===== design/flow/run.sh =====
#!/bin/bash
# the make line also repeats each setting of config.mk as NAME=value (left out here)
make -C /OpenROAD-flow-scripts/flow DESIGN_CONFIG=/design/flow/config.mk WORK_HOME=/design/flow/orfs CLKGATE_MAP_FILE= finish

===== design/flow/config.mk =====
export PLATFORM = sky130hd
export DESIGN_NAME = buck_v1_0
export DESIGN_NICKNAME = buck_v1_0
export VERILOG_FILES = /design/flow/design.v
export SDC_FILE = /design/flow/constraint.sdc
export NUM_CORES = 4
export LEC_CHECK = 0
export CAP_MARGIN = 0
export CELL_PAD_IN_SITES_GLOBAL_PLACEMENT = 0
export CORE_MARGIN = 2
export CORE_UTILIZATION = 69
export GPL_ROUTABILITY_DRIVEN = 1
export MIN_ROUTING_LAYER = met1
export PLACE_DENSITY = 0.66
export SLEW_MARGIN = 20
export TNS_END_PERCENT = 95

===== design/flow/constraint.sdc =====
create_clock -name core_clock -period 19.4 [get_ports {aclk}]
set_input_delay 3.8800 -clock core_clock [delete_from_list [all_inputs] [get_ports {aclk}]]
set_output_delay 3.8800 -clock core_clock [all_outputs]
set_load 0.01 [all_outputs]

===== design/flow/design.v =====
module buck_v1_0 #(
  parameter model_data_width = 25,
  parameter model_decimal_width = 16
)(
  input aclk, 
  input resetn, 
  input clock_enable,
  input pwm, 
  input signed [model_data_width-1:0] input_voltage,
  input signed [model_data_width-1:0] period_inductor,
  input signed [model_data_width-1:0] period_capacitor,
  input signed [model_data_width-1:0] inverse_resistor,
  output reg signed [model_data_width-1:0] inductor_current,
  output signed [model_data_width-1:0] capacitor_current,
  output signed [model_data_width-1:0] output_current,
  output reg signed [model_data_width-1:0] output_voltage  
);
  wire signed [model_data_width-1:0] voltage_diff;  
  wire signed [(model_data_width*2)-1:0] voltage_diff_intl_2width;  
  wire signed [model_data_width-1:0] voltage_diff_intl;  
  wire signed [(model_data_width*2)-1:0] capacitor_current_intc_2width;  
  wire signed [model_data_width-1:0] capacitor_current_intc;  
  wire signed [(model_data_width*2)-1:0] output_current_2width;  
  assign voltage_diff = pwm? input_voltage - output_voltage: -output_voltage;
  assign voltage_diff_intl_2width = voltage_diff * period_inductor;
  assign voltage_diff_intl = voltage_diff_intl_2width >>> model_decimal_width;
  always @(posedge aclk)
    if (!resetn)
      inductor_current <= 0;
    else 
      if (clock_enable)
        inductor_current <= inductor_current + voltage_diff_intl;
  assign capacitor_current = inductor_current - output_current;
  assign capacitor_current_intc_2width = capacitor_current * period_capacitor;
  assign capacitor_current_intc = capacitor_current_intc_2width >>> model_decimal_width;
  always @(posedge aclk)
    if (!resetn)
      output_voltage <= 0;
    else 
      if (clock_enable)
        output_voltage <= output_voltage + capacitor_current_intc;
  assign output_current_2width = output_voltage * inverse_resistor;
  assign output_current = output_current_2width >>> model_decimal_width;
endmodule

==> results of run 1 <==
## metrics by stage
step,setup WS (ns),util [%]
3_5_place_dp,-1.48,77.2
6_report,-0.788,79.2
2_1_floorplan,0.00238,-
5_1_grt,-1.27,79.2
3_3_place_gp,-1.28,77.2
4_1_cts,-0.577,78.3
## repair_timing
action	4_1_cts	5_1_grt
endpoints found under the setup margin	11	15
gates resized	129	187
pin swaps	131	193
setup buffers	48	36
hold endpoints to repair	0	0
cloned	3	2
## routing by layer
metal | routed length [um] | vias to the layer above | share of wire [%] | track usage, %
met2 | 83900 | 2327 | 47 | 63.4
met3 | 17700 | 421 | 9.9 | 7.14
li1 | - | 21600 | - | -
met1 | 68500 | 25400 | 39 | 52.9
met4 | 7560 | 12 | 4.3 | 14.4
met5 | 75 | - | 0.042 | 0
## area by class of cell
cell class	instances	share of cell area [%]
multi-input cells	4945	77.1
clock buffers	5	0.172
flip-flops and latches	50	1.38
repair buffers	783	9.40
diodes	2	0.00689
well taps	1243	2.14
inverters	1882	9.72
clock inverters	2	0.0534
==> Flow_metrics.wiki, run 1 <==
== Implementation results ==
{| class="wikitable"
! Metric !! Value
|-
| Share of synthesized cell area in full adder, half adder and majority cells || 61.3%
|-
| Area growth from synthesis to layout || 13.5%
|-
| Number of top-level pins || 204
|-
| Storage element area || between 1000 and 1500 sq um
|-
| Critical path's slowest cell || fa_1
|-
| Depth of the worst register-to-register path || 71
|-
| Number of pins exceeding their max-slew limit in the final report || 0
|-
| Final Cycle Share || 104%
|-
| Antenna-violating nets left || 0
|-
| Number of buffers on the longest clock path || 2
|-
| Hold-fix buffers at CTS || 0
|-
| Number of cells on the critical path || 71
|-
| Sum of negative setup slack || -2.30 ns
|-
| H-tree level count || 2
|-
| Origin of the worst setup path || inverse_resistor[12]
|-
| Number of max-capacitance violations reported || 0
|-
| Global-route wire length before repair || between 200,000 and 300,000 um
|-
| Mux area share || less than 1%
|-
| Final period demand of the worst path || 20.19 ns
|-
| Beginning of the worst register-to-register path || output_voltage[6]$_SDFFE_PN0P_
|-
| Post-route worst hold slack || 0.619 ns
|-
| Worst hold stages || 2
|-
| Non-filler instance count after layout || 8,912
|-
| Final WL || 178,000 um
|-
| Cell Rows || between 100 and 150
|-
| Total routing resource utilization after global routing || approximately two fifths
|-
| Core Region || 91,800 sq um
|-
| Setup crit end || output_voltage[24]$_SDFFE_PN0P_
|-
| Post-route setup slack || -0.788 ns
|-
| Vias in the first global route || 53,700
|-
| Transition time at the pin with the least slew margin || 1.21 ns
|-
| Endpoint required time on the critical path || 19.64 ns
|-
| Post-synthesis simple-gate area fraction || roughly 16%
|-
| Post-synthesis cell count from yosys || 7,210
|-
| Top_reg_cell synth || dfxtp_1
|-
| Vias per inst || 5.58
|-
| RSZ-0062 raised after global routing || true
|-
| Non-Filler Cell Area, Final || 72,700 sq um
|-
| Chip Area, Yosys || roughly 64,000 sq um
|-
| Endpoint type of the worst setup path || register
|-
| Multi-input gate area in the final layout || between 50,000 and 60,000 sq um
|-
| Dominant cell type by count on the critical path || fa_1
|-
| Violation count after the first detailed-routing iteration || approximately 3,700
|-
| Synth area leader || fa_1
|-
| Routability congestion estimate from global placement || between 0.9 and 1
|-
| Flop-to-flop setup slack || 1.68 ns
|-
| Number of clock buffers inserted by TritonCTS || 5
|-
| Max-area cell share || 51.9%
|-
| Sink of the worst hold path || inductor_current[12]$_SDFFE_PN0P_
|-
| F_max || 49.5 MHz
|-
| Worst min path class || register to register
|-
| Total setup violations reported at the end of the flow || 5
|-
| Post-DR wirelength/cell || 19.9 um
|-
| Root buffer cell || clkbuf_16
|-
| Detailed-route DRC error count || 0
|-
| Placed instance count || between 8,000 and 9,000
|-
| Width of the die || 309 um
|-
| Synth Seq Share || 1.56%
|-
| Post-synthesis xor/xnor area fraction || between 3 and 4%
|-
| Total cell area at the placement stage || between 70,000 and 80,000 sq um
|-
| Prevailing logic family in the synthesized netlist || adder cells
|-
| Fraction of the mapped netlist area in compound gates || 4.02%
|-
| Post-DP HPWL || 147,000 um
|-
| GRT Residual Overflow || 0
|-
| Dominant cell by count in the synthesized netlist || inv_1
|-
| Worst-Skew Late Latency || 0.31 ns
|-
| Synth Net Count || 9,456
|-
| Top post-synthesis cells by area || fa_1 52%, inv_1 11%, ha_1 9.4%
|-
| Worst setup path category || input pin to register
|-
| Via total after detailed routing || 49,700
|-
| Worst endpoint data arrival time || 20.42 ns
|-
| Synthesized area || 64,000 sq um
|-
| Num Clock Sinks || 50
|-
| Number of distinct library cells after synthesis || about 74
|-
| Worst Clk Skew || between 0.004 and 0.005 ns
|-
| Delay contributed by the slowest stage of the critical path || about 0.6 ns
|-
| Die area || 95,200 sq um
|-
| Number of antenna violations at the first check in global routing || 5
|-
| Outcome || complete, but fails checks
|-
| FP Core Util || 69.7%
|-
| Normalized max-slew margin || 18.9%
|-
| Async S/R FF share, synth || 0%
|-
| Min-delay src || inductor_current[12]$_SDFFE_PN0P_
|-
| Maximum number of pins on one net before global-route repair || 51
|-
| Capture point of the worst reg-to-reg path || output_voltage[24]$_SDFFE_PN0P_
|-
| Tool warnings || 31
|-
| Crit path buffers/inverters || 11
|-
| Yosys warning total || 1
|-
| #FFs+latches synth || approximately 50
|-
| Mean area per synthesized cell || 8.88 sq um
|-
| Kind of cell with the highest combined delay on the critical path || adder cells
|-
| Number of optimization iterations in the first detailed-route pass || 5
|-
| Port Buf Inserts || 203
|-
| Clock-pin slew reported for the worst setup and hold paths after clock tree synthesis || 0.07 ns
|-
| Final-report hold violation count || 0
|-
| Clock tree from TritonCTS || built
|-
| Count of library flops with an enable pin || 0
|-
| Mapped Cells || ~7,200
|-
| Top cells by instance count after synthesis || 1,879 x inv_1, 1,660 x fa_1, 999 x nand2_1
|-
| Max Fanout on Critical Path || 14
|-
| Startpoint kind of the worst setup timing path || input pin
|-
| Fail Reasons || setup timing
|-
| Die span in y || 309 um
|-
| Final nets || 9,913
|-
| Number of fill cells || 6,369
|}
==> run 2: changes to the inputs <==
- CORE_UTILIZATION: 69 -> 54
- CTS_CLUSTER_DIAMETER: not set -> 297
- GPL_ROUTABILITY_DRIVEN: 1 -> 0
- HOLD_SLACK_MARGIN: not set -> 0.19
- PLACE_DENSITY: 0.66 -> not set
- PLACE_DENSITY_LB_ADDON: not set -> 0.16
- SETUP_SLACK_MARGIN: not set -> 0.93
- TNS_END_PERCENT: 95 -> 25
==> run 2 against run 1 <==
  * Still fails the layout checks on setup timing
  * Non-clock buffer count up 24
  * Critical path type unchanged
  * Clock-buffer cell count unchanged
  * Clock skew up 0.0067 ns
  * Fmax up 0.64%
  * Synthesized cell count unchanged
  * Routed wire length up 3.4%
  * Global-route usage down 7.5 points
  * Critical path depth up 12
==> Flow_metrics.wiki, run 2 <==
== Implementation results ==
{| class="wikitable"
! Metric !! Value
|-
| Antenna-violating nets left || 0 (unchanged)
|-
| F_max || 49.9 MHz (+0.64%)
|-
| Root buffer cell || clkbuf_16
|-
| Synth area leader || fa_1
|-
| Fraction of the mapped netlist area in compound gates || 4.02% (unchanged)
|-
| Dominant cell type by count on the critical path || buf_4
|-
| Final-report hold violation count || 0 (unchanged)
|-
| Setup crit end || output_voltage[22]$_SDFFE_PN0P_
|-
| Async S/R FF share, synth || 0% (unchanged)
|-
| Violation count after the first detailed-routing iteration || 3,417 (-8.1%)
|-
| Crit path buffers/inverters || 29 (+18)
|-
| Max-area cell share || 51.9% (unchanged)
|-
| Number of top-level pins || 204 (unchanged)
|-
| Post-DP HPWL || 151,000 um (+2.7%)
|-
| Clock tree from TritonCTS || built
|-
| Number of buffers on the longest clock path || 2 (unchanged)
|-
| Cell Rows || 126 (+14%)
|-
| Depth of the worst register-to-register path || 75 (+5.6%)
|-
| Placed instance count || 9,121 (+3.4%)
|-
| Max Fanout on Critical Path || 13 (-1)
|-
| Worst endpoint data arrival time || 20.24 ns (-0.18 ns)
|-
| Sink of the worst hold path || output_voltage[3]$_SDFFE_PN0P_
|-
| Die span in y || 348 um (+13%)
|-
| Detailed-route DRC error count || 0 (unchanged)
|-
| Synth Net Count || 9,456 (unchanged)
|-
| Final nets || 9,937 (+0.24%)
|-
| Worst hold stages || 2 (unchanged)
|-
| Number of max-capacitance violations reported || 0 (unchanged)
|-
| Endpoint required time on the critical path || 19.58 ns (-0.06 ns)
|-
| Synth Seq Share || 1.56% (unchanged)
|-
| Worst Clk Skew || 0.0109 ns (+0.00668 ns)
|-
| Kind of cell with the highest combined delay on the critical path || adder cells
|-
| Normalized max-slew margin || 19.9% (+0.99 points)
|-
| Post-synthesis simple-gate area fraction || 16.4% (unchanged)
|-
| Transition time at the pin with the least slew margin || 1.20 ns (-0.0148 ns)
|-
| Beginning of the worst register-to-register path || output_voltage[9]$_SDFFE_PN0P_
|-
| GRT Residual Overflow || 0 (unchanged)
|-
| Prevailing logic family in the synthesized netlist || adder cells
|-
| FP Core Util || 54.4% (-15 points)
|-
| Maximum number of pins on one net before global-route repair || 51 (unchanged)
|-
| Final Cycle Share || 103% (-0.66 points)
|-
| Tool warnings || 30 (-3.2%)
|-
| Share of synthesized cell area in full adder, half adder and majority cells || 61.3% (unchanged)
|-
| RSZ-0062 raised after global routing || true
|-
| Via total after detailed routing || 49,500 (-0.45%)
|-
| Number of antenna violations at the first check in global routing || 8 (+3)
|-
| Number of fill cells || 9,955 (+56%)
|-
| Endpoint type of the worst setup path || register
|-
| Post-synthesis cell count from yosys || 7,210 (unchanged)
|-
| Flop-to-flop setup slack || 2.17 ns (+0.49 ns)
|-
| Mapped Cells || 7,210 (unchanged)
|-
| Number of cells on the critical path || 83 (+17%)
|-
| Chip Area, Yosys || 64,000 sq um (unchanged)
|-
| Clock-pin slew reported for the worst setup and hold paths after clock tree synthesis || 0.08 ns (about the same)
|-
| Port Buf Inserts || 203 (unchanged)
|-
| Dominant cell by count in the synthesized netlist || inv_1
|-
| #FFs+latches synth || 50 (unchanged)
|-
| Non-filler instance count after layout || 9,231 (+3.6%)
|-
| Yosys warning total || 1 (unchanged)
|-
| Num Clock Sinks || 50 (unchanged)
|-
| Number of distinct library cells after synthesis || 74 (unchanged)
|-
| Count of library flops with an enable pin || 0 (unchanged)
|-
| Final WL || 184,000 um (+3.4%)
|-
| Vias per inst || 5.36 (-3.9%)
|-
| Number of clock buffers inserted by TritonCTS || 5 (unchanged)
|-
| Total routing resource utilization after global routing || 31.5% (-7.5 points)
|-
| Post-synthesis xor/xnor area fraction || 3.23% (unchanged)
|-
| Origin of the worst setup path || inverse_resistor[1]
|-
| Number of optimization iterations in the first detailed-route pass || 5 (unchanged)
|-
| Top_reg_cell synth || dfxtp_1
|-
| Worst-Skew Late Latency || 0.32 ns (about the same)
|-
| Worst slack at placement || -1.53 ns (-0.0443 ns)
|-
| Final period demand of the worst path || 20.06 ns (-0.127 ns)
|-
| Post-route setup slack || -0.660 ns (+0.127 ns)
|-
| Worst setup path category || input pin to register
|-
| Worst min path class || register to register
|-
| Number of pins exceeding their max-slew limit in the final report || 0 (unchanged)
|-
| H-tree level count || 2 (unchanged)
|-
| Total setup violations reported at the end of the flow || 5 (unchanged)
|-
| Capture point of the worst reg-to-reg path || output_voltage[22]$_SDFFE_PN0P_
|-
| Mean area per synthesized cell || 8.88 sq um (unchanged)
|-
| Delay contributed by the slowest stage of the critical path || 0.57 ns (-0.03 ns)
|-
| Outcome || complete, but fails checks
|-
| Min-delay src || output_voltage[3]$_SDFFE_PN0P_
|-
| Mux area share || 0.520% (unchanged)
|-
| Area growth from synthesis to layout || 15.0%
|-
| Core Region || 118,000 sq um (+28%)
|-
| Critical path's slowest cell || fa_1
|-
| Top cells by instance count after synthesis || 1,879 x inv_1, 1,660 x fa_1, 999 x nand2_1
|-
| Startpoint kind of the worst setup timing path || input pin
|-
| Top post-synthesis cells by area || fa_1 52%, inv_1 11%, ha_1 9.4%
|-
| Synthesized area || 64,000 sq um (unchanged)
|-
| Fail Reasons || setup timing
|-
| Global-route wire length before repair || 297,000 um (+3.6%)
|-
| Vias in the first global route || 53,900 (+0.45%)
|-
| Post-DR wirelength/cell || 19.9 um (-0.20%)
|-
| Die area || 121,000 sq um (+27%)
|-
| Width of the die || 348 um (+13%)
|}
## run 2: what timing repair did
item	in CTS	in global routing
pin swaps	171	167
gates cloned	3	2
setup buffers	63	31
endpoints found under the setup margin	18	20
hold buffers	0	0
gates resized	189	186
## run 2: layout make-up
| class | count | area (sq um) | area share [%] |
|---|---|---|---|
| Antenna cell | 4 | 10.0 | 0.0136 |
| Inverter | 1882 | 7060 | 9.60 |
| Clock buffer | 5 | 125 | 0.170 |
| Timing Repair Buffer | 807 | 7150 | 9.71 |
| Tap cell | 1536 | 1920 | 2.61 |
| Clock inverter | 2 | 15.0 | 0.0204 |
| Multi-Input combinational cell | 4945 | 56300 | 76.5 |
| Sequential cell | 50 | 1000 | 1.36 |
## run 2: through the flow
stage / util, % / cell area (sq um) / TNS, ns / hold WS (ns)
after floorplan: - / 64600 / 0 / 0.536
after global placement: 60.7 / 71500 / -7.17 / 0.518
after detailed placement: 60.7 / 71500 / -9.36 / 0.535
after CTS: 61.7 / 72700 / -1.52 / 0.550
after global routing: 62.5 / 73600 / -5.16 / 0.573
final: 62.5 / 73600 / -1.70 / 0.549
## run 2: per-layer routing
metal	GRT usage, %	part of all wire [%]
met4	8.38	3.0
met3	5.61	9.3
met2	50.6	46
met1	44.4	42
met5	0	0.027
==> run 3: changes to the inputs <==
- CELL_PAD_IN_SITES_GLOBAL_PLACEMENT: 0 -> 1
- CORE_ASPECT_RATIO: not set -> 1.3
- CTS_CLUSTER_DIAMETER: 297 -> 209
- GPL_TIMING_DRIVEN: not set -> 0
- HOLD_SLACK_MARGIN: 0.19 -> not set
- SETUP_SLACK_MARGIN: 0.93 -> not set
- TNS_END_PERCENT: 25 -> 95
==> run 3 against run 2 <==
  * Still fails the layout checks on setup timing
  * Routed wire length is 20% higher
  * Highest routed layer unchanged
  * Critical path type unchanged
  * Fmax down 2.5%
  * Cell area decreased by 2.0%
  * Synthesized area unchanged
  * Clock skew increased by 0.0038 ns
  * Critical path depth down 3
  * Worst setup slack got worse by 0.52 ns
==> Flow_metrics.wiki, run 3 <==
== Implementation results ==
{| class="wikitable"
! Metric !! Value
|-
| Num Clock Sinks || 50 (unchanged)
|-
| Synth area leader || fa_1
|-
| Count of library flops with an enable pin || 0 (unchanged)
|-
| Mean area per synthesized cell || 8.88 sq um (unchanged)
|-
| Worst min path class || register to register
|-
| Top_reg_cell synth || dfxtp_1
|-
| Normalized max-slew margin || 18.7% (-1.2 points)
|-
| Clock tree from TritonCTS || built
|-
| Startpoint kind of the worst setup timing path || input pin
|-
| H-tree level count || 2 (unchanged)
|-
| Kind of cell with the highest combined delay on the critical path || adder cells
|-
| Dominant cell type by count on the critical path || fa_1
|-
| Number of cells on the critical path || 80 (-3.6%)
|-
| Maximum number of pins on one net before global-route repair || 16 (-69%)
|-
| Number of buffers on the longest clock path || 2 (unchanged)
|-
| FP Core Util || 54.3% (-0.11 points)
|-
| Mux area share || 0.520% (unchanged)
|-
| Non-filler instance count after layout || 9,101 (-1.4%)
|-
| Cell Rows || 144 (+14%)
|-
| Capture point of the worst reg-to-reg path || output_voltage[24]$_SDFFE_PN0P_
|-
| Number of optimization iterations in the first detailed-route pass || 6 (+1)
|-
| Via total after detailed routing || 50,400 (+1.9%)
|-
| Port Buf Inserts || 193 (-4.9%)
|-
| Worst Clk Skew || 0.0147 ns (+0.00385 ns)
|-
| Detailed-route DRC error count || 0 (unchanged)
|-
| Number of pins exceeding their max-slew limit in the final report || 0 (unchanged)
|-
| GRT Residual Overflow || 0 (unchanged)
|-
| Number of top-level pins || 204 (unchanged)
|-
| Endpoint required time on the critical path || 19.65 ns (+0.07 ns)
|-
| Core Region || 118,000 sq um (+0.21%)
|-
| Synthesized area || 64,000 sq um (unchanged)
|-
| Placed instance count || 8,942 (-2.0%)
|-
| Share of synthesized cell area in full adder, half adder and majority cells || 61.3% (unchanged)
|-
| Max Fanout on Critical Path || 7 (-6)
|-
| Flop-to-flop setup slack || 0.35 ns (-1.82 ns)
|-
| Number of distinct library cells after synthesis || 74 (unchanged)
|-
| Max-area cell share || 51.9% (unchanged)
|-
| Storage element area || 1000 sq um (unchanged)
|-
| Worst setup path category || input pin to register
|-
| Fraction of the mapped netlist area in compound gates || 4.02% (unchanged)
|-
| Critical path's slowest cell || fa_1
|-
| Post-route worst hold slack || 0.574 ns (+0.0250 ns)
|-
| Origin of the worst setup path || inverse_resistor[10]
|-
| Yosys warning total || 1 (unchanged)
|-
| Post-synthesis xor/xnor area fraction || 3.23% (unchanged)
|-
| Clock-pin slew reported for the worst setup and hold paths after clock tree synthesis || 0.08 ns (about the same)
|-
| Worst-Skew Late Latency || 0.32 ns (about the same)
|-
| Die span in y || 397 um (+14%)
|-
| Number of max-capacitance violations reported || 0 (unchanged)
|-
| F_max || 48.6 MHz (-2.5%)
|-
| RSZ-0062 raised after global routing || true
|-
| Area growth from synthesis to layout || 12.7%
|-
| Total routing resource utilization after global routing || 37.4% (+5.9 points)
|-
| Number of antenna violations at the first check in global routing || 15 (+7)
|-
| Chip Area, Yosys || 64,000 sq um (unchanged)
|-
| Post-DP HPWL || 188,000 um (+24%)
|-
| Number of clock buffers inserted by TritonCTS || 5 (unchanged)
|-
| Multi-input gate area in the final layout || 56,800 sq um (+0.87%)
|-
| Final period demand of the worst path || 20.58 ns (+0.525 ns)
|-
| Final WL || 220,000 um (+20%)
|-
| Sum of negative setup slack || -5.38 ns (-3.68 ns)
|-
| Global-route wire length before repair || 332,000 um (+12%)
|-
| Number of fill cells || 10,500 (+5.1%)
|-
| Post-route setup slack || -1.18 ns (-0.525 ns)
|-
| Final Cycle Share || 106% (+2.7 points)
|-
| Final-report hold violation count || 0 (unchanged)
|-
| Width of the die || 306 um (-12%)
|-
| Post-synthesis simple-gate area fraction || 16.4% (unchanged)
|-
| Fail Reasons || setup timing
|-
| Top post-synthesis cells by area || fa_1 52%, inv_1 11%, ha_1 9.4%
|-
| Dominant cell by count in the synthesized netlist || inv_1
|-
| Outcome || complete, but fails checks
|-
| Root buffer cell || clkbuf_16
|-
| Worst slack at placement || -5.01 ns (-3.48 ns)
|-
| Async S/R FF share, synth || 0% (unchanged)
|-
| Synth Net Count || 9,456 (unchanged)
|-
| Post-DR wirelength/cell || 24.2 um (+22%)
|-
| Violation count after the first detailed-routing iteration || 3,361 (-1.6%)
|-
| Hold-fix buffers at CTS || 0 (unchanged)
|-
| Post-synthesis cell count from yosys || 7,210 (unchanged)
|-
| Crit path buffers/inverters || 17 (-41%)
|-
| Synth Seq Share || 1.56% (unchanged)
|-
| Vias per inst || 5.54 (+3.3%)
|-
| Die area || 121,000 sq um (about the same)
|-
| Transition time at the pin with the least slew margin || 1.22 ns (+0.0212 ns)
|-
| End-of-flow core utilization || 61.1% (-1.4 points)
|-
| Total setup violations reported at the end of the flow || 11 (+6)
|-
| Setup crit end || output_voltage[24]$_SDFFE_PN0P_
|-
| Tool warnings || 29 (-3.3%)
|-
| Antenna-violating nets left || 0 (unchanged)
|-
| Min-delay src || inductor_current[24]$_SDFFE_PN0P_
|-
| #FFs+latches synth || 50 (unchanged)
|-
| Beginning of the worst register-to-register path || output_voltage[23]$_SDFFE_PN0P_
|-
| Top cells by instance count after synthesis || 1,879 x inv_1, 1,660 x fa_1, 999 x nand2_1
|-
| Mapped Cells || 7,210 (unchanged)
|-
| Delay contributed by the slowest stage of the critical path || 0.56 ns (about the same)
|-
| Worst hold stages || 2 (unchanged)
|-
| Vias in the first global route || 54,900 (+1.9%)
|-
| Depth of the worst register-to-register path || 72 (-4.0%)
|-
| Prevailing logic family in the synthesized netlist || adder cells
|-
| Worst endpoint data arrival time || 20.83 ns (+0.59 ns)
|-
| Sink of the worst hold path || inductor_current[24]$_SDFFE_PN0P_
|-
| Final nets || 9,803 (-1.3%)
|-
| Endpoint type of the worst setup path || register
|}
[run 3: cell type report]
type	instances	share of cell area (%)
well taps	1533	2.66
inverters	1882	9.80
clock inverters	2	0.0208
clock buffers	5	0.173
diodes	11	0.0381
repair buffers	342	4.44
multi-input cells	4945	78.7
flip-flops and latches	50	1.39
plain buffers	331	2.74
[run 3: metrics by stage]
stage               instance area, sq um
floorplan                          64500
global placement                   68300
detailed placement                 68500
CTS                                71600
global route                       72100
finish                             72200
[run 3: per-layer routing]
layer  GRT usage (%)  part of all wire, %  vias to the layer above
met5               0                0.059                        -
met4            24.0                  8.2                       18
met3            7.10                  7.8                      817
met2            63.3                   48                     2240
met1            43.7                   36                    25900
li1                -                    -                    21400
[run 3: what timing repair did]
item | in CTS | in global routing
resized | 500 | 84
gates cloned | 0 | 0
buffers inserted | 120 | 25
pin swaps | 144 | 80
endpoints found under the setup margin | 29 | 17
==> run 4: changes to the inputs <==
- ABC_AREA: not set -> 1
- CAP_MARGIN: 0 -> 20
- CELL_PAD_IN_SITES_GLOBAL_PLACEMENT: 1 -> not set
- CORE_ASPECT_RATIO: 1.3 -> not set
- CORE_UTILIZATION: 54 -> 68
- CTS_CLUSTER_DIAMETER: 209 -> not set
- GPL_ROUTABILITY_DRIVEN: 0 -> not set
- GPL_TIMING_DRIVEN: 0 -> not set
- MIN_ROUTING_LAYER: met1 -> not set
- PLACE_DENSITY: not set -> 0.39
- PLACE_DENSITY_LB_ADDON: 0.16 -> not set
- TNS_END_PERCENT: 95 -> 30
- clock period: 19.4 -> 29.4 ns (I/O delays scaled with it)
==> run 4 against run 3 <==
  * Now clean on timing, DRC and antenna
  * Critical path depth fell by 7
  * Global-route usage is 7.2 points higher
  * First-iteration DRC count grew 65%
  * Routed wire length is 2.0% lower
  * Clock-buffer cell count unchanged
  * Sequential share of layout area about the same
  * Core utilization rose by 11 points
  * Critical path type unchanged
==> Flow_metrics.wiki, run 4 <==
== Implementation results ==
{| class="wikitable"
! Metric !! Value
|-
| Number of clock buffers inserted by TritonCTS || 5 (unchanged)
|-
| Share of synthesized cell area in full adder, half adder and majority cells || 58.9% (-2.4 points)
|-
| Via total after detailed routing || 56,700 (+12%)
|-
| Mean area per synthesized cell || 7.76 sq um (-13%)
|-
| Max Fanout on Critical Path || 25 (+18)
|-
| Multi-input gate area in the final layout || 54,900 sq um (-3.4%)
|-
| GRT Residual Overflow || 0 (unchanged)
|-
| Startpoint kind of the worst setup timing path || input pin
|-
| Root buffer cell || clkbuf_16
|-
| Number of optimization iterations in the first detailed-route pass || 9 (+3)
|-
| Detailed-route DRC error count || 0 (unchanged)
|-
| Sink of the worst hold path || inductor_current[0]$_SDFFE_PN0P_
|-
| Top post-synthesis cells by area || fa_1 50%, inv_1 14%, nand2_1 11%
|-
| Prevailing logic family in the synthesized netlist || adder cells
|-
| Top_reg_cell synth || dfxtp_1
|-
| Total routing resource utilization after global routing || 44.6% (+7.2 points)
|-
| Number of max-capacitance violations reported || 0 (unchanged)
|-
| RSZ-0062 raised after global routing || false
|-
| Fraction of the mapped netlist area in compound gates || 4.42% (+0.40 points)
|-
| Min-delay src || inductor_current[0]$_SDFFE_PN0P_
|-
| Delay contributed by the slowest stage of the critical path || 1.23 ns (+0.67 ns)
|-
| Storage element area || 1000 sq um (+0.12%)
|-
| Capture point of the worst reg-to-reg path || output_voltage[24]$_SDFFE_PN0P_
|-
| Count of library flops with an enable pin || 0 (unchanged)
|-
| Die area || 101,000 sq um (-17%)
|-
| Normalized max-slew margin || 19.9% (+1.2 points)
|-
| Worst-Skew Late Latency || 0.31 ns (about the same)
|-
| Vias per inst || 5.76 (+3.9%)
|-
| Sum of negative setup slack || 0 ns (+5.38 ns)
|-
| Die span in y || 317 um (-20%)
|-
| Metal-1 WL || 76,500 um (-2.3%)
|-
| F_max || 40.3 MHz
|-
| Depth of the worst register-to-register path || 71 (-1.4%)
|-
| FP Core Util || 68.7% (+14 points)
|-
| Clock-pin slew reported for the worst setup and hold paths after clock tree synthesis || 0.08 ns (about the same)
|-
| #FFs+latches synth || 50 (unchanged)
|-
| Chip Area, Yosys || 66,700 sq um (+4.1%)
|-
| Crit path buffers/inverters || 17 (unchanged)
|-
| Yosys warning total || 1 (unchanged)
|-
| Worst min path class || register to register
|-
| Antenna-violating nets left || 0 (unchanged)
|-
| Mux area share || 0% (-0.52 points)
|-
| Endpoint type of the worst setup path || register
|-
| Transition time at the pin with the least slew margin || 1.20 ns (-0.0223 ns)
|-
| Width of the die || 317 um (+3.6%)
|-
| Beginning of the worst register-to-register path || output_voltage[12]$_SDFFE_PN0P_
|-
| Port Buf Inserts || 203 (+5.2%)
|-
| Number of top-level pins || 204 (unchanged)
|-
| Final nets || 10,800 (+10%)
|-
| H-tree level count || 2 (unchanged)
|-
| Critical path's slowest cell || clkdlybuf4s50_1
|-
| Post-synthesis xor/xnor area fraction || 2.10% (-1.1 points)
|-
| Worst setup path category || input pin to register
|-
| Final period demand of the worst path || 24.84 ns
|-
| Flop-to-flop setup slack || 10.11 ns (+9.76 ns)
|-
| Dominant cell type by count on the critical path || inv_1
|-
| Endpoint required time on the critical path || 29.61 ns (+9.96 ns)
|-
| Maximum number of pins on one net before global-route repair || 71 (+55)
|-
| Number of antenna violations at the first check in global routing || 2 (-13)
|-
| Global-route wire length before repair || 336,000 um (+1.3%)
|-
| Mapped Cells || 8,586 (+19%)
|-
| Number of pins exceeding their max-slew limit in the final report || 0 (unchanged)
|-
| Cell Rows || 114 (-21%)
|-
| Detailed route wirelength on metal2 || 94,200 um (-12%)
|-
| Post-DR wirelength/cell || 21.9 um (-9.5%)
|-
| Origin of the worst setup path || inverse_resistor[9]
|-
| Routability congestion estimate from global placement || 1.04
|-
| Met3 routed WL || 30,200 um (+76%)
|-
| Total setup violations reported at the end of the flow || 0 (-11)
|-
| Post-DP HPWL || 176,000 um (-6.5%)
|-
| Post-synthesis cell count from yosys || 8,586 (+19%)
|-
| Core Region || 97,000 sq um (-18%)
|-
| Post-CTS setup repair buffer count || 0 (-100%)
|-
| Worst Clk Skew || 0.00833 ns (-0.00638 ns)
|-
| Number of distinct library cells after synthesis || 59 (-20%)
|-
| Final-report hold violation count || 0 (unchanged)
|-
| Final WL || 216,000 um (-2.0%)
|-
| Number of cells on the critical path || 73 (-8.8%)
|-
| Worst hold stages || 2 (unchanged)
|-
| Top cells by instance count after synthesis || 2,488 x inv_1, 1,883 x nand2_1, 1,660 x fa_1
|-
| Vias in the first global route || 59,900 (+9.0%)
|-
| Post-synthesis simple-gate area fraction || 16.9% (+0.53 points)
|-
| Kind of cell with the highest combined delay on the critical path || adder cells
|-
| Number of fill cells || 7,749 (-26%)
|-
| Number of gates given a new drive strength after cts || 0 (-100%)
|-
| Uppermost metal layer occupied by signal nets || met5
|-
| End-of-flow core utilization || 72.1% (+11 points)
|-
| Violation count after the first detailed-routing iteration || 5,558 (+65%)
|-
| Max-area cell share || 49.8% (-2.1 points)
|-
| Synthesized area || 66,700 sq um (+4.1%)
|-
| Final Cycle Share || 84.5% (-22 points)
|-
| Number of buffers on the longest clock path || 2 (unchanged)
|-
| Tool warnings || 29 (unchanged)
|-
| Area growth from synthesis to layout || 4.91%
|-
| Synth Seq Share || 1.50% (-0.062 points)
|-
| Synth area leader || fa_1
|-
| Setup crit end || output_voltage[24]$_SDFFE_PN0P_
|-
| Clock tree from TritonCTS || built
|-
| Hold-fix buffers at CTS || 0 (unchanged)
|-
| Worst endpoint data arrival time || 25.04 ns (+4.21 ns)
|-
| Num Clock Sinks || 50 (unchanged)
|-
| Diode count || 0 (-11)
|-
| Synth Net Count || 10,800 (+15%)
|-
| Outcome || finished clean
|-
| Async S/R FF share, synth || 0% (unchanged)
|-
| Dominant cell by count in the synthesized netlist || inv_1
|}
run 4: through the flow:
step                setup WS [ns]  area [sq um]  hold WS (ns)  instances
detailed placement           4.70         69800         0.604       9847
finish                       4.56         69900         0.638       9855
CTS                          5.01         70000         0.616       9855
floorplan                    8.91         66700         0.514       8586
global placement             4.51         69800         0.595       9847
global route                 3.61         69900         0.671       9855
run 4: routing by layer:
metal | GRT usage [%] | vias to the layer above
li1 | - | 24400
met5 | 0 | -
met4 | 23.3 | 4
met1 | 57.1 | 27800
met2 | 67.9 | 3719
met3 | 14.8 | 877
run 4: layout make-up:
| cell class | count | area share [%] |
|---|---|---|
| clock buffers | 5 | 0.179 |
| clock inverters | 3 | 0.0304 |
| inverters | 2531 | 13.6 |
| multi-input cells | 5679 | 78.5 |
| flip-flops and latches | 50 | 1.43 |
| well taps | 1276 | 2.28 |
| repair buffers | 311 | 4.01 |
==> run 5: changes to the inputs <==
- CAP_MARGIN: 20 -> 0
- CELL_PAD_IN_SITES_GLOBAL_PLACEMENT: not set -> 0
- CORE_UTILIZATION: 68 -> 72
- CTS_CLUSTER_DIAMETER: not set -> 179
- CTS_CLUSTER_SIZE: not set -> 16
- GPL_ROUTABILITY_DRIVEN: not set -> 0
- MIN_ROUTING_LAYER: not set -> met1
- PLACE_DENSITY: 0.39 -> not set
- PLACE_DENSITY_LB_ADDON: not set -> 0.08
- TNS_END_PERCENT: 30 -> 95
- clock period: 29.4 -> 10.6 ns (I/O delays scaled with it)
==> run 5 against run 4 <==
  * The run now fails in 5_1_grt
  * Synthesized area is the same
  * Synthesized cell count did not move
  * Die size down 5.5%
==> Flow_metrics.wiki, run 5 <==
=== Physical design figures ===
{| class="wikitable"
! Metric !! Value
|-
| Outcome || stopped before the end
|-
| Terminating stage of the flow || 5_1_grt
|-
| Halt Reason || [ERROR GRT-0116] Global routing finished with congestion. Check the congestion regions in the DRC Viewer.
|-
| Top_reg_cell synth || dfxtp_1
|-
| Cell Rows || 111 (-2.6%)
|-
| Number of top-level pins || 204 (unchanged)
|-
| Synth Seq Share || 1.50% (unchanged)
|-
| Die area || 95,000 sq um (-5.5%)
|-
| Post-synthesis simple-gate area fraction || 16.9% (unchanged)
|-
| Dominant cell by count in the synthesized netlist || inv_1
|-
| GRT Residual Overflow || 669
|-
| Root buffer cell || clkbuf_16
|-
| Number of clock buffers inserted by TritonCTS || 5 (unchanged)
|-
| Width of the die || 308 um (-2.8%)
|-
| Num Clock Sinks || 50 (unchanged)
|-
| H-tree level count || 2 (unchanged)
|-
| Post-synthesis cell count from yosys || 8,586 (unchanged)
|-
| Number of buffers on the longest clock path || 2 (unchanged)
|-
| Number of distinct library cells after synthesis || 59 (unchanged)
|-
| Post-synthesis xor/xnor area fraction || 2.10% (unchanged)
|-
| Yosys warning total || 1 (unchanged)
|-
| Async S/R FF share, synth || 0% (unchanged)
|-
| Prevailing logic family in the synthesized netlist || adder cells
|-
| Die span in y || 308 um (-2.8%)
|-
| Mapped Cells || 8,586 (unchanged)
|-
| Core Region || 91,700 sq um (-5.5%)
|-
| Mean area per synthesized cell || 7.76 sq um (unchanged)
|-
| Total routing resource utilization after global routing || 83.3%
|-
| Post-DP HPWL || 197,000 um (+12%)
|-
| Synthesized area || 66,700 sq um (unchanged)
|-
| Worst slack at placement || -6.89 ns (-11.59 ns)
|-
| Top cells by instance count after synthesis || 2,488 x inv_1, 1,883 x nand2_1, 1,660 x fa_1
|-
| Port Buf Inserts || 203 (unchanged)
|-
| Chip Area, Yosys || 66,700 sq um (unchanged)
|-
| Fraction of the mapped netlist area in compound gates || 4.42% (unchanged)
|-
| Synth area leader || fa_1
|-
| Synth Net Count || 10,800 (unchanged)
|-
| FP Core Util || 72.7% (+4.0 points)
|-
| Mux area share || 0% (unchanged)
|-
| Count of library flops with an enable pin || 0 (unchanged)
|-
| Max-area cell share || 49.8% (unchanged)
|-
| #FFs+latches synth || 50 (unchanged)
|-
| Top post-synthesis cells by area || fa_1 50%, inv_1 14%, nand2_1 11%
|-
| Share of synthesized cell area in full adder, half adder and majority cells || 58.9% (unchanged)
|}
-- run 5: metrics by stage --
| stage | cells | util [%] | TNS (ns) | instance area [sq um] |
|---|---|---|---|---|
| CTS | 11100 | 92.9 | -141.43 | 85200 |
| detailed placement | 10800 | 86.2 | -234.88 | 79000 |
| floorplan | 8586 | - | -119.00 | 67900 |
| global placement | 10800 | 86.2 | -212.60 | 79000 |
-- run 5: routing by layer --
metal	GRT overflow	track usage, %
met1	16	81.0
met2	401	96.8
met3	16	72.8
met4	231	84.2
met5	5	51.1
-- run 5: timing repair --
item / CTS
cloned: 11
resized: 1158
endpoints found under the setup margin: 93
buffers inserted: 289
pin swaps: 505
hold buffers: 0
==> run 6: changes to the inputs <==
- ABC_AREA: 1 -> not set
- CTS_CLUSTER_DIAMETER: 179 -> 342
- CTS_CLUSTER_SIZE: 16 -> 57
- GPL_ROUTABILITY_DRIVEN: 0 -> 1
- MAX_ROUTING_LAYER: not set -> met4
- PLACE_DENSITY_LB_ADDON: 0.08 -> 0.0
- SETUP_SLACK_MARGIN: not set -> 5.0
- clock period: 10.6 -> 17.5 ns (I/O delays scaled with it)
==> run 6 against run 5 <==
  * Now fails the layout checks on setup timing
  * Synthesized cell count down 16%
  * Die size down 3.9%
  * Synthesized area down 4.0%
==> Flow_metrics.wiki, run 6 <==
== Implementation results ==
{| class="wikitable"
! Metric !! Value
|-
| Delay contributed by the slowest stage of the critical path || 0.55 ns
|-
| Non-Filler Cell Area, Final || 74,700 sq um
|-
| Sum of negative setup slack || -28.50 ns
|-
| Post-synthesis xor/xnor area fraction || 3.23% (+1.1 points)
|-
| Number of top-level pins || 204 (unchanged)
|-
| Total setup violations reported at the end of the flow || 20
|-
| Top_reg_cell synth || dfxtp_1
|-
| Vias in the first global route || 55,700
|-
| Fail Reasons || setup timing
|-
| Max Fanout on Critical Path || 4
|-
| Via total after detailed routing || approximately 52,000
|-
| Post-route setup slack || -2.37 ns
|-
| Fraction of the mapped netlist area in compound gates || 4.02% (-0.40 points)
|-
| Worst setup path category || input pin to register
|-
| Total routing resource utilization after global routing || 43.7%
|-
| Prevailing logic family in the synthesized netlist || adder cells
|-
| Dominant cell type by count on the critical path || fa_1
|-
| Yosys warning total || 1 (unchanged)
|-
| Die area || 91,300 sq um (-3.9%)
|-
| Flop-to-flop setup slack || 0.09 ns
|-
| H-tree level count || 2 (unchanged)
|-
| Mapped Cells || 7,210 (-16%)
|-
| Sink of the worst hold path || inductor_current[0]$_SDFFE_PN0P_
|-
| Post-synthesis simple-gate area fraction || 16.4% (-0.53 points)
|-
| Final period demand of the worst path || between 15 and 20 ns
|-
| Num Clock Sinks || 50 (unchanged)
|-
| Crit path buffers/inverters || 17
|-
| Number of clock buffers inserted by TritonCTS || 5 (unchanged)
|-
| Share of synthesized cell area in full adder, half adder and majority cells || 61.3% (+2.4 points)
|-
| Area growth from synthesis to layout || 16.6%
|-
| Violation count after the first detailed-routing iteration || 4,220
|-
| Mux area share || 0.520% (+0.52 points)
|-
| Worst-Skew Late Latency || ~0.32 ns
|-
| Number of cells on the critical path || 75
|-
| Synth Seq Share || 1.56% (+0.062 points)
|-
| Startpoint kind of the worst setup timing path || input pin
|-
| Global-route wire length before repair || just under 300,000 um
|-
| Endpoint type of the worst setup path || register
|-
| Worst min path class || register to register
|-
| Tool warnings || 30
|-
| Worst hold stages || 2
|-
| Critical path's slowest cell || fa_1
|-
| Port Buf Inserts || 203 (unchanged)
|-
| Met3 routed WL || approximately 23,000 um
|-
| Max-area cell share || 51.9% (+2.1 points)
|-
| Count of library flops with an enable pin || 0 (unchanged)
|-
| Capture point of the worst reg-to-reg path || output_voltage[24]$_SDFFE_PN0P_
|-
| Normalized max-slew margin || 17.9%
|-
| Detailed-route DRC error count || 0
|-
| Mean area per synthesized cell || 8.88 sq um (+14%)
|-
| GRT Residual Overflow || 0
|-
| Width of the die || 302 um (-2.0%)
|-
| Endpoint required time on the critical path || 17.75 ns
|-
| Die span in y || 302 um (-2.0%)
|-
| Number of antenna violations at the first check in global routing || 8
|-
| Synth Net Count || 9,456 (-13%)
|-
| Worst endpoint data arrival time || roughly 20 ns
|-
| Chip Area, Yosys || 64,000 sq um (-4.0%)
|-
| Synth area leader || fa_1
|-
| Dominant cell by count in the synthesized netlist || inv_1
|-
| Synthesized area || 64,000 sq um (-4.0%)
|-
| Final-report hold violation count || 0
|-
| FP Core Util || 72.6% (-0.17 points)
|-
| Final nets || 9,958
|-
| Depth of the worst register-to-register path || roughly 75
|-
| Async S/R FF share, synth || 0% (unchanged)
|-
| Number of max-capacitance violations reported || 0
|-
| Root buffer cell || clkbuf_16
|-
| Metal-1 WL || 68,600 um
|-
| Transition time at the pin with the least slew margin || 1.23 ns
|-
| Kind of cell with the highest combined delay on the critical path || adder cells
|-
| Origin of the worst setup path || inverse_resistor[1]
|-
| End-of-flow core utilization || 84.6%
|-
| Core Region || 88,200 sq um (-3.7%)
|-
| Top post-synthesis cells by area || fa_1 52%, inv_1 11%, ha_1 9.4%
|-
| Number of pins exceeding their max-slew limit in the final report || 0
|-
| F_max || 50.3 MHz
|-
| Min-delay src || inductor_current[0]$_SDFFE_PN0P_
|-
| Vias per inst || about 5.8
|-
| Post-DR wirelength/cell || 21.4 um
|-
| Final Cycle Share || 114%
|-
| Multi-input gate area in the final layout || 57,300 sq um
|-
| Final WL || 190,000 um
|-
| Worst Clk Skew || around 0.013 ns
|-
| Number of optimization iterations in the first detailed-route pass || 8
|-
| Post-synthesis cell count from yosys || 7,210 (-16%)
|-
| Hold-fix buffers at CTS || 0 (unchanged)
|-
| #FFs+latches synth || 50 (unchanged)
|-
| Uppermost metal layer occupied by signal nets || met4
|-
| Number of fill cells || 5,114
|-
| Setup crit end || output_voltage[24]$_SDFFE_PN0P_
|-
| Storage element area || 1000 sq um
|-
| Post-DP HPWL || 153,000 um (-22%)
|-
| Outcome || complete, but fails checks
|-
| Top cells by instance count after synthesis || 1,879 x inv_1, 1,660 x fa_1, 999 x nand2_1
|-
| Number of distinct library cells after synthesis || 74 (+25%)
|-
| Antenna-violating nets left || 0
|-
| Clock tree from TritonCTS || built
|-
| Maximum number of pins on one net before global-route repair || 51
|-
| Number of buffers on the longest clock path || 2 (unchanged)
|-
| Non-filler instance count after layout || 8,887
|-
| Clock-pin slew reported for the worst setup and hold paths after clock tree synthesis || 0.09 ns
|-
| RSZ-0062 raised after global routing || true
|-
| Total cell area at the placement stage || 71,300 sq um (-9.7%)
|-
| Detailed route wirelength on metal2 || 89,300 um
|-
| Placed instance count || 8,757 (-19%)
|-
| Beginning of the worst register-to-register path || output_voltage[7]$_SDFFE_PN0P_
|-
| Routability congestion estimate from global placement || 1.02
|-
| Cell Rows || 109 (-1.8%)
|}
-- run 6: final cells by class --
class / count / area share (%)
multi-input combinational: 4945 / 76.7
timing repair buffer: 828 / 10.2
inverter: 1882 / 9.51
tap: 1165 / 1.95
sequential: 50 / 1.34
clock buffer: 5 / 0.168
clock inverter: 3 / 0.0653
antenna: 9 / 0.0302
-- run 6: timing repair --
| action | in CTS | in global routing |
|---|---|---|
| resized | 399 | 275 |
| setup endpoints to repair | 97 | 97 |
| gates cloned | 4 | 0 |
| pin swaps | 220 | 186 |
| buffers inserted | 60 | 49 |
-- run 6: metrics by stage --
step	hold slack, ns	worst slack, ns
finish	0.602	-2.37
floorplan	0.536	-1.43
global route	0.634	-2.91
CTS	0.614	-1.90
detailed placement	0.604	-3.09
global placement	0.557	-2.80
-- run 6: per-layer routing --
metal	track usage, %	vias up
li1	-	21700
met5	-	-
met4	17.6	0
met3	11.1	742
met2	67.5	3021
met1	55.4	26100
==> run 7: changes to the inputs <==
- CELL_PAD_IN_SITES_GLOBAL_PLACEMENT: 0 -> 1
- CORE_ASPECT_RATIO: not set -> 1.2
- CORE_UTILIZATION: 72 -> 54
- CTS_CLUSTER_DIAMETER: 342 -> 394
- CTS_CLUSTER_SIZE: 57 -> not set
- GPL_ROUTABILITY_DRIVEN: 1 -> 0
- MAX_ROUTING_LAYER: met4 -> not set
- PLACE_DENSITY_LB_ADDON: 0.0 -> 0.16
- SETUP_SLACK_MARGIN: 5.0 -> not set
- TNS_END_PERCENT: 95 -> 35
- clock period: 17.5 -> 19.4 ns (I/O delays scaled with it)
==> run 7 against run 6 <==
  * Still fails the layout checks on setup timing
  * Critical path type unchanged
  * Global-route usage fell by 12 points
  * Sequential cell count unchanged
  * Via count down 5.7%
  * Synthesized cell count unchanged
  * Die size increased by 33%
  * Clock-buffer cell count is the same
==> Flow_metrics.wiki, run 7 <==
== Implementation results ==
{| class="wikitable"
! Metric !! Value
|-
| H-tree level count || 2 (unchanged)
|-
| Vias per inst || 5.28 (-9.0%)
|-
| Die area || 121,000 sq um (+33%)
|-
| Die span in y || 381 um (+26%)
|-
| #FFs+latches synth || 50 (unchanged)
|-
| Post-route setup slack || -0.574 ns (+1.79 ns)
|-
| Sum of negative setup slack || -1.48 ns (+27.02 ns)
|-
| Beginning of the worst register-to-register path || output_voltage[6]$_SDFFE_PN0P_
|-
| Dominant cell by count in the synthesized netlist || inv_1
|-
| Post-synthesis cell count from yosys || 7,210 (unchanged)
|-
| Max Fanout on Critical Path || 10 (+6)
|-
| Post-DP HPWL || 152,000 um (-0.60%)
|-
| Final WL || 182,000 um (-4.5%)
|-
| Dominant cell type by count on the critical path || fa_1
|-
| Number of distinct library cells after synthesis || 74 (unchanged)
|-
| Synth Seq Share || 1.56% (unchanged)
|-
| Synthesized area || 64,000 sq um (unchanged)
|-
| Worst hold stages || 2 (unchanged)
|-
| Chip Area, Yosys || 64,000 sq um (unchanged)
|-
| Tool warnings || 29 (-3.3%)
|-
| Global-route wire length before repair || 295,000 um (-0.48%)
|-
| Post-synthesis simple-gate area fraction || 16.4% (unchanged)
|-
| Kind of cell with the highest combined delay on the critical path || adder cells
|-
| Total routing resource utilization after global routing || 31.2% (-12 points)
|-
| Top cells by instance count after synthesis || 1,879 x inv_1, 1,660 x fa_1, 999 x nand2_1
|-
| Width of the die || 318 um (+5.3%)
|-
| Endpoint type of the worst setup path || register
|-
| Root buffer cell || clkbuf_16
|-
| Num Clock Sinks || 50 (unchanged)
|-
| RSZ-0062 raised after global routing || true
|-
| Worst-Skew Late Latency || 0.32 ns (about the same)
|-
| Origin of the worst setup path || inverse_resistor[3]
|-
| Number of optimization iterations in the first detailed-route pass || 5 (-3)
|-
| Post-DR wirelength/cell || 19.7 um (-7.8%)
|-
| Final period demand of the worst path || 19.97 ns
|-
| Final-report hold violation count || 0 (unchanged)
|-
| Cell Rows || 138 (+27%)
|-
| Share of synthesized cell area in full adder, half adder and majority cells || 61.3% (unchanged)
|-
| Area growth from synthesis to layout || 14.3%
|-
| Non-Filler Cell Area, Final || 73,200 sq um (-2.0%)
|-
| Number of antenna violations at the first check in global routing || 11 (+3)
|-
| Prevailing logic family in the synthesized netlist || adder cells
|-
| Number of max-capacitance violations reported || 0 (unchanged)
|-
| Total setup violations reported at the end of the flow || 5 (-75%)
|-
| Synth Net Count || 9,456 (unchanged)
|-
| Placed instance count || 9,128 (+4.2%)
|-
| Final nets || 9,911 (-0.47%)
|-
| Async S/R FF share, synth || 0% (unchanged)
|-
| F_max || 50.1 MHz
|-
| Delay contributed by the slowest stage of the critical path || 0.56 ns (about the same)
|-
| Hold-fix buffers at CTS || 0 (unchanged)
|-
| Capture point of the worst reg-to-reg path || output_voltage[24]$_SDFFE_PN0P_
|-
| Setup crit end || output_voltage[24]$_SDFFE_PN0P_
|-
| Number of pins exceeding their max-slew limit in the final report || 0 (unchanged)
|-
| Startpoint kind of the worst setup timing path || input pin
|-
| Number of cells on the critical path || 80 (+6.7%)
|-
| Detailed-route DRC error count || 0 (unchanged)
|-
| Sink of the worst hold path || output_voltage[5]$_SDFFE_PN0P_
|-
| Number of buffers on the longest clock path || 2 (unchanged)
|-
| Violation count after the first detailed-routing iteration || 2,583 (-39%)
|-
| Antenna-violating nets left || 0 (unchanged)
|-
| Number of top-level pins || 204 (unchanged)
|-
| Final Cycle Share || 103% (-11 points)
|-
| Mapped Cells || 7,210 (unchanged)
|-
| Flop-to-flop setup slack || 2.05 ns (+1.96 ns)
|-
| Normalized max-slew margin || 18.7% (+0.78 points)
|-
| FP Core Util || 54.4% (-18 points)
|-
| Mean area per synthesized cell || 8.88 sq um (unchanged)
|-
| Count of library flops with an enable pin || 0 (unchanged)
|-
| Worst min path class || register to register
|-
| Crit path buffers/inverters || 17 (unchanged)
|-
| Fraction of the mapped netlist area in compound gates || 4.02% (unchanged)
|-
| Number of clock buffers inserted by TritonCTS || 5 (unchanged)
|-
| Top post-synthesis cells by area || fa_1 52%, inv_1 11%, ha_1 9.4%
|-
| Fail Reasons || setup timing
|-
| Post-synthesis xor/xnor area fraction || 3.23% (unchanged)
|-
| Maximum number of pins on one net before global-route repair || 48 (-5.9%)
|-
| Vias in the first global route || 53,900 (-3.2%)
|-
| Top_reg_cell synth || dfxtp_1
|-
| Endpoint required time on the critical path || 19.64 ns (+1.89 ns)
|-
| Worst endpoint data arrival time || 20.22 ns (+0.10 ns)
|-
| Via total after detailed routing || 48,600 (-5.7%)
|-
| Yosys warning total || 1 (unchanged)
|-
| Transition time at the pin with the least slew margin || 1.22 ns (-0.0117 ns)
|-
| Depth of the worst register-to-register path || 78 (+4.0%)
|-
| Worst setup path category || input pin to register
|-
| Min-delay src || output_voltage[5]$_SDFFE_PN0P_
|-
| Outcome || complete, but fails checks
|-
| Clock tree from TritonCTS || built
|-
| Total cell area at the placement stage || 71,500 sq um (+0.23%)
|-
| GRT Residual Overflow || 0 (unchanged)
|-
| Non-filler instance count after layout || 9,209 (+3.6%)
|-
| Clock-pin slew reported for the worst setup and hold paths after clock tree synthesis || 0.07 ns (-0.02 ns)
|-
| Max-area cell share || 51.9% (unchanged)
|-
| Number of fill cells || 10,400 (+100%)
|-
| Synth area leader || fa_1
|-
| Mux area share || 0.520% (unchanged)
|-
| Worst Clk Skew || 0.0108 ns (-0.00197 ns)
|-
| Port Buf Inserts || 203 (unchanged)
|-
| Core Region || 118,000 sq um (+33%)
|-
| Critical path's slowest cell || fa_1
|}
[run 7: cell type report]
type | instances | area [sq um] | area share (%)
Multi-Input combinational cell | 4945 | 56000 | 76.6
Inverter | 1882 | 7060 | 9.65
Timing Repair Buffer | 781 | 6990 | 9.55
Tap cell | 1540 | 1930 | 2.63
Sequential cell | 50 | 1000 | 1.37
Clock buffer | 5 | 125 | 0.171
Clock inverter | 3 | 47.5 | 0.0650
Antenna cell | 3 | 7.51 | 0.0103
[run 7: what timing repair did]
action,in CTS,in global routing
pin swaps,161,96
gates cloned,4,2
setup endpoints to repair,11,13
buffers inserted,51,16
gates resized,162,115
[run 7: layer usage]
layer	up-vias	track usage [%]	wire (um)
li1	21600	-	-
met1	25300	40.7	72900
met2	1422	54.5	90600
met3	299	4.38	12100
met4	6	8.96	6010
met5	-	0	42
[run 7: through the flow]
stage               util [%]  hold slack [ns]  worst slack, ns
floorplan                  -            0.536          0.00238
global placement        60.7            0.567            -1.40
detailed placement      60.7            0.581            -1.56
CTS                     61.7            0.595           -0.613
global route            62.2            0.606            -1.25
finish                  62.2            0.597           -0.574
==> run 8: changes to the inputs <==
- CAP_MARGIN: 0 -> 20
- CELL_PAD_IN_SITES_GLOBAL_PLACEMENT: 1 -> not set
- CORE_ASPECT_RATIO: 1.2 -> not set
- CORE_UTILIZATION: 54 -> 64
- CTS_CLUSTER_DIAMETER: 394 -> 291
- CTS_CLUSTER_SIZE: not set -> 100
- GPL_ROUTABILITY_DRIVEN: 0 -> not set
- MIN_ROUTING_LAYER: met1 -> not set
- PLACE_DENSITY_LB_ADDON: 0.16 -> not set
- TNS_END_PERCENT: 35 -> not set
- clock period: 19.4 -> 42.3 ns (I/O delays scaled with it)
==> run 8 against run 7 <==
  * Now clean on timing, DRC and antenna
  * Synthesized cell count is the same
  * Critical path depth decreased by 40
  * Sequential cell count unchanged
  * Routed wire length decreased by 7.5%
  * Core utilization increased by 5.8 points
  * Critical path type is now input pin to primary output
==> Flow_metrics.wiki, run 8 <==
== Implementation results ==
{| class="wikitable"
! Metric !! Value
|-
| Top_reg_cell synth || dfxtp_1
|-
| Global-route track usage on met1 || 48.5% (+7.9 points)
|-
| RSZ-0062 raised after global routing || false
|-
| Share of synthesized cell area in full adder, half adder and majority cells || 61.3% (unchanged)
|-
| FP Core Util || 64.3% (+9.9 points)
|-
| Async S/R FF share, synth || 0% (unchanged)
|-
| Violation count after the first detailed-routing iteration || 2,845 (+10%)
|-
| Tool warnings || 29 (unchanged)
|-
| Sum of negative setup slack || 0 ns (+1.48 ns)
|-
| Via total after detailed routing || 46,900 (-3.5%)
|-
| Final nets || 9,436 (-4.8%)
|-
| Final WL || 168,000 um (-7.5%)
|-
| Maximum number of pins on one net before global-route repair || 51 (+6.3%)
|-
| Root buffer cell || clkbuf_16
|-
| Die area || 103,000 sq um (-15%)
|-
| Final Cycle Share || 65.9% (-37 points)
|-
| Vias in the first global route || 50,800 (-5.8%)
|-
| Top cells by instance count after synthesis || 1,879 x inv_1, 1,660 x fa_1, 999 x nand2_1
|-
| Min-delay src || inductor_current[0]$_SDFFE_PN0P_
|-
| Number of cells on the critical path || 40 (-50%)
|-
| Worst min path class || register to register
|-
| Clock tree from TritonCTS || built
|-
| Critical path's slowest cell || clkdlybuf4s50_1
|-
| Post-synthesis xor/xnor area fraction || 3.23% (unchanged)
|-
| Count of library flops with an enable pin || 0 (unchanged)
|-
| Post-CTS setup repair buffer count || 0 (-100%)
|-
| H-tree level count || 2 (unchanged)
|-
| Delay contributed by the slowest stage of the critical path || 1.17 ns (+0.61 ns)
|-
| Capture point of the worst reg-to-reg path || output_voltage[24]$_SDFFE_PN0P_
|-
| End-of-flow core utilization || 68.0% (+5.8 points)
|-
| Total routing resource utilization after global routing || 34.7% (+3.4 points)
|-
| Synth Net Count || 9,456 (unchanged)
|-
| Startpoint kind of the worst setup timing path || input pin
|-
| Synth Seq Share || 1.56% (unchanged)
|-
| Worst-Skew Late Latency || 0.32 ns (about the same)
|-
| Final-report hold violation count || 0 (unchanged)
|-
| Number of gates given a new drive strength after cts || 0 (-100%)
|-
| F_max || between 30 and 40 MHz
|-
| Synth area leader || fa_1
|-
| Die span in y || 320 um (-16%)
|-
| GRT Residual Overflow || 0 (unchanged)
|-
| Vias per inst || 5.52 (+4.6%)
|-
| Width of the die || 320 um (+0.62%)
|-
| Max-area cell share || 51.9% (unchanged)
|-
| Area growth from synthesis to layout || 5.68%
|-
| Number of top-level pins || 204 (unchanged)
|-
| Post-synthesis simple-gate area fraction || 16.4% (unchanged)
|-
| Dominant cell by count in the synthesized netlist || inv_1
|-
| Number of optimization iterations in the first detailed-route pass || 5 (unchanged)
|-
| Normalized max-slew margin || 23.7% (+5.0 points)
|-
| Number of clock buffers inserted by TritonCTS || 5 (unchanged)
|-
| Worst setup path category || input pin to primary output
|-
| Worst hold stages || 2 (unchanged)
|-
| Num Clock Sinks || 50 (unchanged)
|-
| Clock-pin slew reported for the worst setup and hold paths after clock tree synthesis || 0.07 ns (about the same)
|-
| Crit path buffers/inverters || 9 (-8)
|-
| Endpoint required time on the critical path || 33.84 ns (+14.20 ns)
|-
| Post-DP HPWL || 138,000 um (-9.2%)
|-
| Beginning of the worst register-to-register path || output_voltage[7]$_SDFFE_PN0P_
|-
| Sink of the worst hold path || inductor_current[0]$_SDFFE_PN0P_
|-
| Post-DR wirelength/cell || 19.8 um (+0.30%)
|-
| Synthesized area || 64,000 sq um (unchanged)
|-
| Port Buf Inserts || 203 (unchanged)
|-
| Outcome || finished clean
|-
| #FFs+latches synth || 50 (unchanged)
|-
| Core Region || 99,600 sq um (-15%)
|-
| Endpoint type of the worst setup path || primary output
|-
| Number of buffers on the longest clock path || 2 (unchanged)
|-
| Final period demand of the worst path || 27.87 ns
|-
| Post-synthesis cell count from yosys || 7,210 (unchanged)
|-
| Mux area share || 0.520% (unchanged)
|-
| Antenna-violating nets left || 0 (unchanged)
|-
| Yosys warning total || 1 (unchanged)
|-
| Dominant cell type by count on the critical path || fa_1
|-
| Setup crit end || capacitor_current[24]
|-
| Detailed-route DRC error count || 0 (unchanged)
|-
| Depth of the worst register-to-register path || 72 (-7.7%)
|-
| Mapped Cells || 7,210 (unchanged)
|-
| Number of max-capacitance violations reported || 0 (unchanged)
|-
| Flop-to-flop setup slack || 23.33 ns (+21.28 ns)
|-
| Global routing's busiest layer || met2
|-
| Routability congestion estimate from global placement || 0.903
|-
| Hold-fix buffers at CTS || 0 (unchanged)
|-
| Max Fanout on Critical Path || 25 (+15)
|-
| Met2 demand-to-capacity share in global routing || 56.4% (+1.9 points)
|-
| Prevailing logic family in the synthesized netlist || adder cells
|-
| Chip Area, Yosys || 64,000 sq um (unchanged)
|-
| Origin of the worst setup path || inverse_resistor[4]
|-
| Kind of cell with the highest combined delay on the critical path || adder cells
|-
| Mean area per synthesized cell || 8.88 sq um (unchanged)
|-
| Grt met3 use || 5.61% (+1.2 points)
|-
| Number of antenna violations at the first check in global routing || 5 (-6)
|-
| Transition time at the pin with the least slew margin || 1.14 ns (-0.0743 ns)
|-
| Total setup violations reported at the end of the flow || 0 (-5)
|-
| Worst endpoint data arrival time || 19.41 ns (-0.81 ns)
|-
| Number of pins exceeding their max-slew limit in the final report || 0 (unchanged)
|-
| Number of distinct library cells after synthesis || 74 (unchanged)
|-
| Global-route wire length before repair || 276,000 um (-6.3%)
|-
| Top post-synthesis cells by area || fa_1 52%, inv_1 11%, ha_1 9.4%
|-
| Cell Rows || 116 (-16%)
|-
| Fraction of the mapped netlist area in compound gates || 4.02% (unchanged)
|-
| Worst Clk Skew || 0.0107 ns (-0.0000167 ns)
|}
[run 8: layer usage]
layer	vias to the layer above	wire (um)
met5	-	0
met1	24300	69800
met4	0	5660
li1	20700	-
met3	246	13700
met2	1724	78900
[run 8: stage by stage]
step | setup slack, ns | hold slack (ns) | instance area, sq um | cells
after floorplan | 16.80 | 0.536 | 64000 | 7210
after global placement | 14.05 | 0.552 | 67500 | 8479
after detailed placement | 13.80 | 0.584 | 67500 | 8480
after CTS | 13.77 | 0.596 | 67700 | 8488
after global routing | 13.72 | 0.658 | 67700 | 8490
final | 14.43 | 0.595 | 67700 | 8492
[run 8: cell type report]
class / instances / area [sq um]
repair buffers: 306 / 2780
inverters: 1882 / 7060
flip-flops and latches: 50 / 1000
fillers: 8323 / 31900
well taps: 1298 / 1620
clock buffers: 6 / 139
diodes: 3 / 7.51
clock inverters: 2 / 38.8
multi-input cells: 4945 / 55000
